==> flow/design.v (excerpt) <==
module router_extended #(
  parameter B2_LAT_BIN  = 1, B2_LAT_DEC  = 8, B2_LAT_DUO  = 6,
  parameter B10_LAT_DEC = 1, B10_LAT_BIN = 6, B10_LAT_DUO = 6,
  parameter B12_LAT_DUO = 1, B12_LAT_BIN = 6, B12_LAT_DEC = 8
)(
  input  wire        clk,
  input  wire        rst,
  input  wire        start,
  input  wire [2:0]  cond_sel,
  input  wire [3:0]  opcode,
  input  wire [15:0] op_a,
  input  wire [15:0] op_b,
  output reg         busy,
  output reg         done,
  output reg  [31:0] result
);
make LEC_CHECK=0 CAP_MARGIN=20 CORE_MARGIN=2 CORE_UTILIZATION=40 CTS_CLUSTER_DIAMETER=395 MAX_ROUTING_LAYER=met4 SLEW_MARGIN=15 finish   # period 10.0 ns
run.sh (not shown) runs the stock make flow with config.mk's settings and CLKGATE_MAP_FILE=.
The baseline produced a clean layout.
==> next run, changes <==
Settings changed: CORE_ASPECT_RATIO set to 1.68, CORE_UTILIZATION 40 to 70, CTS_CLUSTER_DIAMETER 395 to unset, GPL_ROUTABILITY_DRIVEN set to 0, HOLD_SLACK_MARGIN set to 0.2, PLACE_DENSITY set to 0.37, SLEW_MARGIN 15 to 10.
The changed run completed without violations.
Utilization rose by 32 points.
Wire length shrinks by 5.3%.
Flip-flop count is unchanged.
Count of clock-buffer cells in the layout went up by 6.

---

The RTL this note starts from:
==> flow/design.v <==
`timescale 1ns/1ps
module base2_alu #(
  parameter LAT_BIN = 1,   
  parameter LAT_DEC = 8,   
  parameter LAT_DUO = 6    
)(
  input  wire        clk,
  input  wire        rst,
  input  wire        start,
  input  wire [3:0]  opcode,
  input  wire [15:0] a,
  input  wire [15:0] b,
  output reg         busy,
  output reg         done,
  output reg  [31:0] result
);
  reg [7:0] countdown;
  wire [7:0] lat_sel =
      (opcode <= 4'd2) ? LAT_BIN :
      ((opcode <= 4'd5) ? LAT_DEC : LAT_DUO);
  wire [31:0] res_bin =
      (opcode==4'd0)   ? (a + b) :
      (opcode==4'd1)   ? (a - b) :
      (opcode==4'd2)   ? (a * b) :
      (opcode==4'd3)   ? (a + b) :
      (opcode==4'd4)   ? (a - b) :
      (opcode==4'd5) ? (a * 16'd10) :
      (opcode==4'd6) ? (a + b) :
      (opcode==4'd7) ? (a - b) :
      (opcode==4'd8)  ? (a * 16'd3) : 32'd0;
  always @(posedge clk) begin
    if (rst) begin
      busy <= 1'b0; done <= 1'b0; countdown <= 8'd0; result <= 32'd0;
    end else begin
      done <= 1'b0;
      if (start && !busy) begin
        busy      <= 1'b1;
        countdown <= (lat_sel==0) ? 1 : lat_sel;
      end else if (busy) begin
        if (countdown > 8'd1) begin
          countdown <= countdown - 8'd1;
        end else begin
          busy   <= 1'b0;
          done   <= 1'b1;
          result <= res_bin;
        end
      end
    end
  end
endmodule
`timescale 1ns/1ps
module base10_alu #(
  parameter LAT_DEC = 1,   
  parameter LAT_BIN = 6,   
  parameter LAT_DUO = 6    
)(
  input  wire        clk,
  input  wire        rst,
  input  wire        start,
  input  wire [3:0]  opcode,
  input  wire [15:0] a,
  input  wire [15:0] b,
  output reg         busy,
  output reg         done,
  output reg  [31:0] result
);
  reg [7:0] countdown;
  wire [7:0] lat_sel =
      ((opcode>=4'd3) && (opcode<=4'd5)) ? LAT_DEC :
      ((opcode<=4'd2) ? LAT_BIN : LAT_DUO);
  wire [31:0] res_bin =
      (opcode==4'd0)   ? (a + b) :
      (opcode==4'd1)   ? (a - b) :
      (opcode==4'd2)   ? (a * b) :
      (opcode==4'd3)   ? (a + b) :
      (opcode==4'd4)   ? (a - b) :
      (opcode==4'd5) ? (a * 16'd10) :
      (opcode==4'd6) ? (a + b) :
      (opcode==4'd7) ? (a - b) :
      (opcode==4'd8)  ? (a * 16'd3) : 32'd0;
  always @(posedge clk) begin
    if (rst) begin
      busy <= 1'b0; done <= 1'b0; countdown <= 8'd0; result <= 32'd0;
    end else begin
      done <= 1'b0;
      if (start && !busy) begin
        busy      <= 1'b1;
        countdown <= (lat_sel==0) ? 1 : lat_sel;
      end else if (busy) begin
        if (countdown > 8'd1) begin
          countdown <= countdown - 8'd1;
        end else begin
          busy   <= 1'b0;
          done   <= 1'b1;
          result <= res_bin;
        end
      end
    end
  end
endmodule
`timescale 1ns/1ps
module base12_alu #(
  parameter LAT_DUO = 1,   
  parameter LAT_BIN = 6,   
  parameter LAT_DEC = 8    
)(
  input  wire        clk,
  input  wire        rst,
  input  wire        start,
  input  wire [3:0]  opcode,
  input  wire [15:0] a,
  input  wire [15:0] b,
  output reg         busy,
  output reg         done,
  output reg  [31:0] result
);
  reg [7:0] countdown;
  wire [7:0] lat_sel =
      ((opcode>=4'd6) && (opcode<=4'd8)) ? LAT_DUO :
      ((opcode<=4'd2) ? LAT_BIN : LAT_DEC);
  wire [31:0] res_bin =
      (opcode==4'd0)   ? (a + b) :
      (opcode==4'd1)   ? (a - b) :
      (opcode==4'd2)   ? (a * b) :
      (opcode==4'd3)   ? (a + b) :
      (opcode==4'd4)   ? (a - b) :
      (opcode==4'd5) ? (a * 16'd10) :
      (opcode==4'd6) ? (a + b) :
      (opcode==4'd7) ? (a - b) :
      (opcode==4'd8)  ? (a * 16'd3) : 32'd0;
  always @(posedge clk) begin
    if (rst) begin
      busy <= 1'b0; done <= 1'b0; countdown <= 8'd0; result <= 32'd0;
    end else begin
      done <= 1'b0;
      if (start && !busy) begin
        busy      <= 1'b1;
        countdown <= (lat_sel==0) ? 1 : lat_sel;
      end else if (busy) begin
        if (countdown > 8'd1) begin
          countdown <= countdown - 8'd1;
        end else begin
          busy   <= 1'b0;
          done   <= 1'b1;
          result <= res_bin;
        end
      end
    end
  end
endmodule
`timescale 1ns/1ps
module router_extended #(
  parameter B2_LAT_BIN  = 1, B2_LAT_DEC  = 8, B2_LAT_DUO  = 6,
  parameter B10_LAT_DEC = 1, B10_LAT_BIN = 6, B10_LAT_DUO = 6,
  parameter B12_LAT_DUO = 1, B12_LAT_BIN = 6, B12_LAT_DEC = 8
)(
  input  wire        clk,
  input  wire        rst,
  input  wire        start,
  input  wire [2:0]  cond_sel,
  input  wire [3:0]  opcode,
  input  wire [15:0] op_a,
  input  wire [15:0] op_b,
  output reg         busy,
  output reg         done,
  output reg  [31:0] result
);
  localparam [1:0] ROUTE_SENTINEL = 2'd3;
  wire [1:0] forced_target = (cond_sel <= 3'd2) ? cond_sel[1:0] : ROUTE_SENTINEL;
  wire [1:0] full_router_target =
      (opcode <= 4'd2)   ? 2'd0 :
      (opcode <= 4'd5) ? 2'd1 :
                                  2'd2;
  localparam [1:0] DUO_FALLBACK_TARGET = (B10_LAT_DUO <= B2_LAT_DUO) ? 2'd1 : 2'd0;
  wire [1:0] router_210_target =
      (opcode <= 4'd2)   ? 2'd0 :
      (opcode <= 4'd5) ? 2'd1 :
                                  DUO_FALLBACK_TARGET;
  wire [1:0] routed_target =
      (forced_target != ROUTE_SENTINEL) ? forced_target :
      (cond_sel == 3'd3) ? full_router_target :
      (cond_sel == 3'd4) ? router_210_target :
                           full_router_target;  
  reg  start_b2, start_b10, start_b12;
  wire busy_b2, done_b2;   wire [31:0] res_b2;
  wire busy_b10, done_b10; wire [31:0] res_b10;
  wire busy_b12, done_b12; wire [31:0] res_b12;
  base2_alu #(.LAT_BIN(B2_LAT_BIN), .LAT_DEC(B2_LAT_DEC), .LAT_DUO(B2_LAT_DUO)) u_b2(
    .clk(clk), .rst(rst), .start(start_b2), .opcode(opcode), .a(op_a), .b(op_b),
    .busy(busy_b2), .done(done_b2), .result(res_b2)
  );
  base10_alu #(.LAT_DEC(B10_LAT_DEC), .LAT_BIN(B10_LAT_BIN), .LAT_DUO(B10_LAT_DUO)) u_b10(
    .clk(clk), .rst(rst), .start(start_b10), .opcode(opcode), .a(op_a), .b(op_b),
    .busy(busy_b10), .done(done_b10), .result(res_b10)
  );
  base12_alu #(.LAT_DUO(B12_LAT_DUO), .LAT_BIN(B12_LAT_BIN), .LAT_DEC(B12_LAT_DEC)) u_b12(
    .clk(clk), .rst(rst), .start(start_b12), .opcode(opcode), .a(op_a), .b(op_b),
    .busy(busy_b12), .done(done_b12), .result(res_b12)
  );
  localparam S_IDLE=0, S_WAIT=1;
  reg [0:0] st;
  always @(posedge clk) begin
    if (rst) begin
      st <= S_IDLE; busy <= 1'b0; done <= 1'b0;
      start_b2 <= 1'b0; start_b10 <= 1'b0; start_b12 <= 1'b0;
      result <= 32'd0;
    end else begin
      done <= 1'b0;
      start_b2 <= 1'b0; start_b10 <= 1'b0; start_b12 <= 1'b0;
      case (st)
        S_IDLE: begin
          if (start) begin
            busy <= 1'b1;
            if (routed_target==2'd0) start_b2  <= 1'b1;
            if (routed_target==2'd1) start_b10 <= 1'b1;
            if (routed_target==2'd2) start_b12 <= 1'b1;
            st <= S_WAIT;
          end
        end
        S_WAIT: begin
          if ( (routed_target==2'd0 && done_b2) ||
               (routed_target==2'd1 && done_b10) ||
               (routed_target==2'd2 && done_b12) ) begin
            result <= (routed_target==2'd0) ? res_b2 :
                      (routed_target==2'd1) ? res_b10 :
                                              res_b12;
            done   <= 1'b1;
            busy   <= 1'b0;
            st     <= S_IDLE;
          end
        end
      endcase
    end
  end
endmodule
Settings: LEC_CHECK=0, ABC_AREA=1, CAP_MARGIN=0, CORE_MARGIN=2, CORE_UTILIZATION=70, CTS_CLUSTER_SIZE=25, SETUP_SLACK_MARGIN=1.53, SLEW_MARGIN=20; clock period 5.23 ns.
The baseline stopped in global routing, error GRT-0232.
Change:
--- a/flow/config.mk
+++ b/flow/config.mk
@@ -7,8 +7,5 @@
 export LEC_CHECK = 0
-export ABC_AREA = 1
-export CAP_MARGIN = 0
+export CAP_MARGIN = 20
 export CORE_MARGIN = 2
-export CORE_UTILIZATION = 70
-export CTS_CLUSTER_SIZE = 25
-export SETUP_SLACK_MARGIN = 1.53
+export CORE_UTILIZATION = 34
 export SLEW_MARGIN = 20
==> flow/constraint.sdc (replaced) <==
create_clock -name core_clock -period 8.87 [get_ports {clk}]
set_input_delay 1.7740 -clock core_clock [delete_from_list [all_inputs] [get_ports {clk}]]
set_output_delay 1.7740 -clock core_clock [all_outputs]
set_load 0.01 [all_outputs]
- The changed run finished clean
- synthesized area drops by a little under a tenth
- synthesized cell count drops by a quarter to a third
- die area climbs by well over a third
Change:
--- a/flow/config.mk
+++ b/flow/config.mk
@@ -8,4 +8,8 @@
 export CAP_MARGIN = 20
+export CORE_ASPECT_RATIO = 0.71
 export CORE_MARGIN = 2
-export CORE_UTILIZATION = 34
+export CORE_UTILIZATION = 70
+export CTS_CLUSTER_SIZE = 37
+export SETUP_SLACK_MARGIN = 0.21
 export SLEW_MARGIN = 20
+export TNS_END_PERCENT = 5
==> flow/constraint.sdc (replaced) <==
create_clock -name core_clock -period 6.77 [get_ports {clk}]
set_input_delay 1.3540 -clock core_clock [delete_from_list [all_inputs] [get_ports {clk}]]
set_output_delay 1.3540 -clock core_clock [all_outputs]
set_load 0.01 [all_outputs]
With this change the flow completed, yet does not pass: negative setup slack.
Routed wire length rises by about a fifth.
Via count rises by about a fifth.
Final area rises by roughly a tenth.
Area after synthesis stays the same.
Sequential share of layout area falls by 1.3 points.
Change:
--- a/flow/config.mk
+++ b/flow/config.mk
@@ -8,3 +8,2 @@
 export CAP_MARGIN = 20
-export CORE_ASPECT_RATIO = 0.71
 export CORE_MARGIN = 2
@@ -14,2 +13 @@
 export SLEW_MARGIN = 20
-export TNS_END_PERCENT = 5
=> The new run finished but failed the layout checks on negative setup slack. Worst setup slack got worse by 0.33 ns. Via count goes up by roughly a tenth. Synthesized area does not change. Synthesized cell count does not change. Wire length goes up by about a fifth. Non-clock buffer count goes up by 2. Power goes up by roughly a tenth. Worst hold slack improved by 0.0034 ns.
Change:
--- a/flow/config.mk
+++ b/flow/config.mk
@@ -10,4 +10,4 @@
 export CORE_UTILIZATION = 70
-export CTS_CLUSTER_SIZE = 37
-export SETUP_SLACK_MARGIN = 0.21
+export CTS_CLUSTER_SIZE = 35
+export SETUP_SLACK_MARGIN = 1.37
 export SLEW_MARGIN = 20
==> flow/constraint.sdc (replaced) <==
create_clock -name core_clock -period 4.95 [get_ports {clk}]
set_input_delay 0.9900 -clock core_clock [delete_from_list [all_inputs] [get_ports {clk}]]
set_output_delay 0.9900 -clock core_clock [all_outputs]
set_load 0.01 [all_outputs]
Result: This time the run failed in global routing, error GRT-0116; area after synthesis stays the same; die area is unchanged; synthesized cell count is unchanged.
Power figures rest on the tool's default switching activity, not on a simulated workload.
